Design ALU_TOP, start of the top module:
module ALU_TOP #(parameter Width = 16)
( 
input        [Width-1 :0]                                 A,
input        [Width-1 :0]                                 B,
input        [3:0]                                        ALU_FUN,
input                                                     CLK,
input                                                     RST,
output       [Width-1 :0]                                 Arith_OUT,
output                                                    Arith_Flag,
output                                                    Carry_OUT,
output       [Width-1 :0]                                 Logic_Out,
output                                                    Logic_Flag,
output       [Width-1 :0]                                 CMP_OUT,
output                                                    CMP_Flag,
output                                                    Shift_Flag,
output       [Width-1 :0]                                 Shift_OUT
);
wire      Shift_Enable,Logic_Enable,Arith_Enable,CMP_Enable;
Decoder DUT1 (
.ALU_FUN(ALU_FUN[3:2]),
.Logic_Enable(Logic_Enable),
.Shift_Enable(Shift_Enable),
.Arith_Enable(Arith_Enable),
.CMP_Enable(CMP_Enable)
);
Arith_Unit DUT2 (
.A(A),
.B(B),
.CLK(CLK),
.RST(RST),
.ALU_FUN(ALU_FUN[1:0]),
.Arith_Enable(Arith_Enable),
.Arith_OUT(Arith_OUT),
.Carry_OUT(Carry_OUT),
.Arith_Flag(Arith_Flag)
);
Logic_Unit DUT3 (
.A(A),
.B(B),
.CLK(CLK),
.RST(RST),
.ALU_FUN(ALU_FUN[1:0]),
.Logic_Enable(Logic_Enable),
.Logic_Flag(Logic_Flag),
.Logic_OUT(Logic_Out)
);
  ...
Size: ~2300 cells after synthesis, ~110 I/O pins, roughly 16000 um^2 of cells after synthesis.
make LEC_CHECK=0 ABC_AREA=1 CAP_MARGIN=0 CORE_MARGIN=2 CORE_UTILIZATION=65 CTS_CLUSTER_DIAMETER=52 SLEW_MARGIN=20 TNS_END_PERCENT=5 finish   # period 17.1 ns
run.sh (not shown) runs the stock make flow with config.mk's settings and CLKGATE_MAP_FILE=.
The baseline died in global routing with GRT-0232.
Change:
CAP_MARGIN = 20   (was 0)
CORE_UTILIZATION = 72   (was 65)
CTS_CLUSTER_DIAMETER = unset   (was 52)
PLACE_DENSITY = 0.86   (was unset)
TNS_END_PERCENT = unset   (was 5)
clock period = 12.3 ns   (was 17.1 ns; I/O delays follow)
After rerunning: Now the flow died in detailed placement with DPL-0033. Die size went down by 9.5%. Synthesized cell count does not change. Synthesized area stays the same.
Change:
CORE_UTILIZATION = 36   (was 72)
CTS_CLUSTER_DIAMETER = 81   (was unset)
CTS_CLUSTER_SIZE = 67   (was unset)
MAX_ROUTING_LAYER = met4   (was unset)
PLACE_DENSITY = unset   (was 0.86)
clock period = 32.0 ns   (was 12.3 ns; I/O delays follow)
=> Now the flow completed with no timing, DRC or antenna violations. Synthesized cell count stays the same. Synthesized area does not change. Die size goes up by well over a third.
Change:
ABC_AREA = unset   (was 1)
CORE_UTILIZATION = 59   (was 36)
CTS_CLUSTER_DIAMETER = unset   (was 81)
CTS_CLUSTER_SIZE = 53   (was 67)
GPL_ROUTABILITY_DRIVEN = 1   (was unset)
MAX_ROUTING_LAYER = unset   (was met4)
TNS_END_PERCENT = 90   (was unset)
What happened: Cell count decreases by about 17%; worst setup slack degrades by 1400 ps; cell area increases by 3.4%.


The RTL this note starts from:
==> flow/design.v <==
module Decoder(
input       [3:2]            ALU_FUN,
output      reg              Logic_Enable,
output      reg              Shift_Enable,
output      reg              Arith_Enable,
output      reg              CMP_Enable
);
always @(*)               
 begin 
  case (ALU_FUN)
		   2'b00 : 
		   begin 
		    Arith_Enable = 1'b1;
			Shift_Enable = 1'b0;
			Logic_Enable = 1'b0;
			CMP_Enable = 1'b0;
		   end
		   2'b01 :                                       
		   begin 
		    Arith_Enable = 1'b0;
			Shift_Enable = 1'b0;
			Logic_Enable = 1'b1;
			CMP_Enable = 1'b0;
		   end
		   2'b10 :                                       
		   begin 
		    Arith_Enable = 1'b0;
			Shift_Enable = 1'b0;
			Logic_Enable = 1'b0;
			CMP_Enable = 1'b1;
		   end
		   2'b11 :                                       
		   begin 
		    Arith_Enable = 1'b0;
			Shift_Enable = 1'b1;
			Logic_Enable = 1'b0;
			CMP_Enable = 1'b0;
		   end
	endcase 
end 	
endmodule
module Arith_Unit #(parameter Width = 16)
(
input     [Width-1 :0]                 A,
input     [Width-1 :0]                 B,
input                                  CLK,
input                                  RST,
input       [1:0]                      ALU_FUN,
input                                  Arith_Enable,
output      reg[Width-1 :0]            Arith_OUT,
output      reg                        Carry_OUT,
output      reg                        Arith_Flag
);
wire                         High; 
wire                         LOW;
reg   [Width-1 :0]           Arith_OUT_R;
reg                          Arith_Flag_R;
reg                          Carry_OUT_R;
always @(*) 
 begin
  Carry_OUT_R = 1'b0;
  Arith_Flag_R = Arith_Enable;
  if (Arith_Enable)  
   begin 
            Arith_Flag_R = High;
	  case (ALU_FUN)
			   2'b00 :                                       
			   begin 
			   {Carry_OUT_R , Arith_OUT_R} = A + B;
			   end
			   2'b01 :                                      
			   begin 
			   Arith_OUT_R = A - B;
			   end
			   2'b10 :                                      
			   begin
			   Arith_OUT_R = A * B ;
			   end
			   2'b11 :                                     
			   begin
			   Arith_OUT_R = (B == {Width{1'b0}}) ? {Width{1'b1}} : A / B ;
			   end
		endcase 
	end
   else 
    begin
	  Arith_OUT_R= 16'b0;	
	end	
end 	
always @(posedge CLK or negedge RST)                 
 begin 
	 if (!RST)
	  begin
	    Arith_OUT <= 16'b0;
	    Arith_Flag <= 1'b0;
		Carry_OUT <= 1'b0;
	  end
	 else 
	  begin
	    Arith_OUT <= Arith_OUT_R;
 	    Arith_Flag <= Arith_Flag_R;
		Carry_OUT <= Carry_OUT_R;
	  end
 end
assign High = 1'b1;
assign LOW = 1'b0;
endmodule   
module Logic_Unit  #(parameter Width = 16)
(
input       [Width-1 :0]               A,
input       [Width-1 :0]               B,
input                                  CLK,
input       [1:0]                      ALU_FUN,
input                                  RST,
input                                  Logic_Enable,
output      reg                        Logic_Flag,
output      reg[Width-1 :0]            Logic_OUT
);
wire                         High; 
wire                         LOW;
reg    [Width-1 :0]          Logic_OUT_R;
reg                          Logic_Flag_R;
always @(*)               
 begin 
  Logic_Flag_R = Logic_Enable;
  if (Logic_Enable)
   begin
               Logic_Flag_R = High;
	  case (ALU_FUN)
			   2'b00 :                                       
			   begin
			   Logic_OUT_R = A & B;
			   end
			   2'b01 :                                       
			   begin
			   Logic_OUT_R = A | B;
			   end
			   2'b10 :                                       
			   begin
			   Logic_OUT_R = ~(A & B);
			   end
			   2'b11 :                                        
			   begin
			   Logic_OUT_R = ~(A | B);
			   end
		endcase
     end	
	else		
	 begin
	 Logic_OUT_R = 16'b0;
	 end
end 	
always @ (posedge CLK or negedge RST)                 
 begin 
 if (!RST)
  begin
  Logic_OUT <= 16'b0;
  Logic_Flag <= 1'b0;
  end
 else
  begin 
  Logic_OUT <= Logic_OUT_R;
  Logic_Flag <= Logic_Flag_R;
  end
end
assign High = 1'b1;
assign LOW = 1'b0;
endmodule   
module CMP_Unit #(parameter Width = 16)
(
input       [Width-1 :0]               A,
input       [Width-1 :0]               B,
input                                  CLK,
input       [1:0]                      ALU_FUN,
input                                  RST,
input                                  CMP_Enable,
output      reg                        CMP_Flag,
output      reg[Width-1 :0]            CMP_OUT
);
wire                         High; 
wire                         LOW;
reg   [Width-1 :0]           CMP_OUT_R;
reg                          CMP_Flag_R;
always @(*)               
 begin 
  CMP_Flag_R = CMP_Enable;
  CMP_OUT_R = 16'b0;
  if (CMP_Enable)
   begin
               CMP_Flag_R = High;
	  case (ALU_FUN)
			   2'b00 : 
			   begin                                   
				 CMP_OUT_R = 16'b0000;
				 end
			   2'b01 : 
			   begin 
				if (A == B)                                      
				 CMP_OUT_R = 16'b0001;
				 end
			   2'b10 :                                        
			   begin 
				if ( A > B)
				 CMP_OUT_R = 16'b0010;
				 end
			   2'b11 :                                       
			   begin
				if (A < B)
				 CMP_OUT_R = 16'b0011;
				 end
		endcase 
	end
  else
   begin
    CMP_OUT_R = 16'b0;
  end	
end 	
always @ (posedge CLK or negedge RST)                 
begin 
 if (!RST)
  begin
  CMP_OUT <= 16'b0;
  CMP_Flag <= 1'b0;
  end
 else
  begin 
  CMP_OUT <= CMP_OUT_R;
  CMP_Flag <= CMP_Flag_R;
  end
end
assign High = 1'b1;
assign LOW = 1'b0;
endmodule   
module Shift_Unit #(parameter Width = 16)
(
input       [Width-1 :0]                  A,
input       [Width-1 :0]                  B,
input                                     CLK,
input       [1:0]                         ALU_FUN,
input                                     RST,
input                                     Shift_Enable,
output      reg                           Shift_Flag,
output      reg[Width-1 :0]               Shift_OUT
);
wire                         High; 
wire                         LOW;
reg   [Width-1 :0]           Shift_OUT_R;
reg                          Shift_Flag_R;
always @(*)               
 begin 
  Shift_Flag_R = Shift_Enable;
  if (Shift_Enable)
   begin
              Shift_Flag_R = High;
	  case (ALU_FUN)
			   2'b00 :                                        
			   begin 
			   Shift_OUT_R = A >> 16'b0001;
			   end
			   2'b01 :                                        
			   begin
			   Shift_OUT_R = A << 16'b0001;
			   end
			   2'b10 :                                        
			   begin 
			   Shift_OUT_R = B >> 16'b0001;
			   end
			   2'b11 :                                        
			   begin
			   Shift_OUT_R = B << 16'b0001;
			   end
		endcase 
	end
  else
   begin 
     Shift_OUT_R = 16'b0;
  end	 
end 	
always @ (posedge CLK or negedge RST)                 
 begin 
  if (!RST)
   begin 
  Shift_OUT <= 16'b0;
  Shift_Flag <= 1'b0;
   end
  else
   begin  
  Shift_OUT <= Shift_OUT_R;
  Shift_Flag <= Shift_Flag_R;
  end
end
assign High = 1'b1;
assign LOW = 1'b0;
endmodule   
module ALU_TOP #(parameter Width = 16)
( 
input        [Width-1 :0]                                 A,
input        [Width-1 :0]                                 B,
input        [3:0]                                        ALU_FUN,
input                                                     CLK,
input                                                     RST,
output       [Width-1 :0]                                 Arith_OUT,
output                                                    Arith_Flag,
output                                                    Carry_OUT,
output       [Width-1 :0]                                 Logic_Out,
output                                                    Logic_Flag,
output       [Width-1 :0]                                 CMP_OUT,
output                                                    CMP_Flag,
output                                                    Shift_Flag,
output       [Width-1 :0]                                 Shift_OUT
);
wire      Shift_Enable,Logic_Enable,Arith_Enable,CMP_Enable;
Decoder DUT1 (
.ALU_FUN(ALU_FUN[3:2]),
.Logic_Enable(Logic_Enable),
.Shift_Enable(Shift_Enable),
.Arith_Enable(Arith_Enable),
.CMP_Enable(CMP_Enable)
);
Arith_Unit DUT2 (
.A(A),
.B(B),
.CLK(CLK),
.RST(RST),
.ALU_FUN(ALU_FUN[1:0]),
.Arith_Enable(Arith_Enable),
.Arith_OUT(Arith_OUT),
.Carry_OUT(Carry_OUT),
.Arith_Flag(Arith_Flag)
);
Logic_Unit DUT3 (
.A(A),
.B(B),
.CLK(CLK),
.RST(RST),
.ALU_FUN(ALU_FUN[1:0]),
.Logic_Enable(Logic_Enable),
.Logic_Flag(Logic_Flag),
.Logic_OUT(Logic_Out)
);
CMP_Unit DUT4 (
.A(A),
.B(B),
.CLK(CLK),
.RST(RST),
.ALU_FUN(ALU_FUN[1:0]),
.CMP_Enable(CMP_Enable),
.CMP_Flag(CMP_Flag),
.CMP_OUT(CMP_OUT)
);
Shift_Unit DUT5(
.A(A),
.B(B),
.CLK(CLK),
.RST(RST),
.ALU_FUN(ALU_FUN[1:0]),
.Shift_Enable(Shift_Enable),
.Shift_Flag(Shift_Flag),
.Shift_OUT(Shift_OUT)
);
endmodule
clock: 17.1 ns
lec_check: 0
abc_area: 1
cap_margin: 20
core_margin: 2
core_utilization: 63
slew_margin: 20
tns_end_percent: 5
The first run failed in 5_1_grt (GRT-0232).
Next try:
Settings changed: ABC_AREA 1 to not set, CORE_UTILIZATION 63 to 59, GPL_ROUTABILITY_DRIVEN set to 0, TNS_END_PERCENT 5 to not set.
Clock period 17.1 ns to 32.0 ns, I/O delays scaled along.
With this change the flow completed without violations.
Die size came out higher slightly.
Synthesized cell count shrinks by about a fifth.
Area after synthesis came out lower by a few percent.
Next try:
Settings changed: CORE_UTILIZATION 59 to 53, CTS_CLUSTER_DIAMETER set to 232, CTS_CLUSTER_SIZE set to 98, GPL_ROUTABILITY_DRIVEN 0 to not set, TNS_END_PERCENT set to 20.
Area after synthesis stays the same.
Clock-buffer cell count does not change.
Via count fell by 0.73%.
Setup slack is worse by 100 ps.
Wire length is higher by 5.1%.
Cell area rose by 1.7%.
Next try:
Settings changed: CORE_UTILIZATION 53 to 66, CTS_CLUSTER_DIAMETER 232 to 234, CTS_CLUSTER_SIZE 98 to not set, MAX_ROUTING_LAYER set to met4, TNS_END_PERCENT 20 to not set.
Effect: Worst setup slack gets worse by 140 ps; count of clock-buffer cells in the layout does not change; fmax came out lower slightly; power rises slightly; clock power came out higher by a few percent; design area went down by a few percent; wire length falls by a few percent; core utilization grows by 14 points; sequential share of layout area climbs by 0.19 points; final cell count is lower by a few percent; combinational power grows slightly.
No activity file was given, so power comes from the tool's default toggle rates.
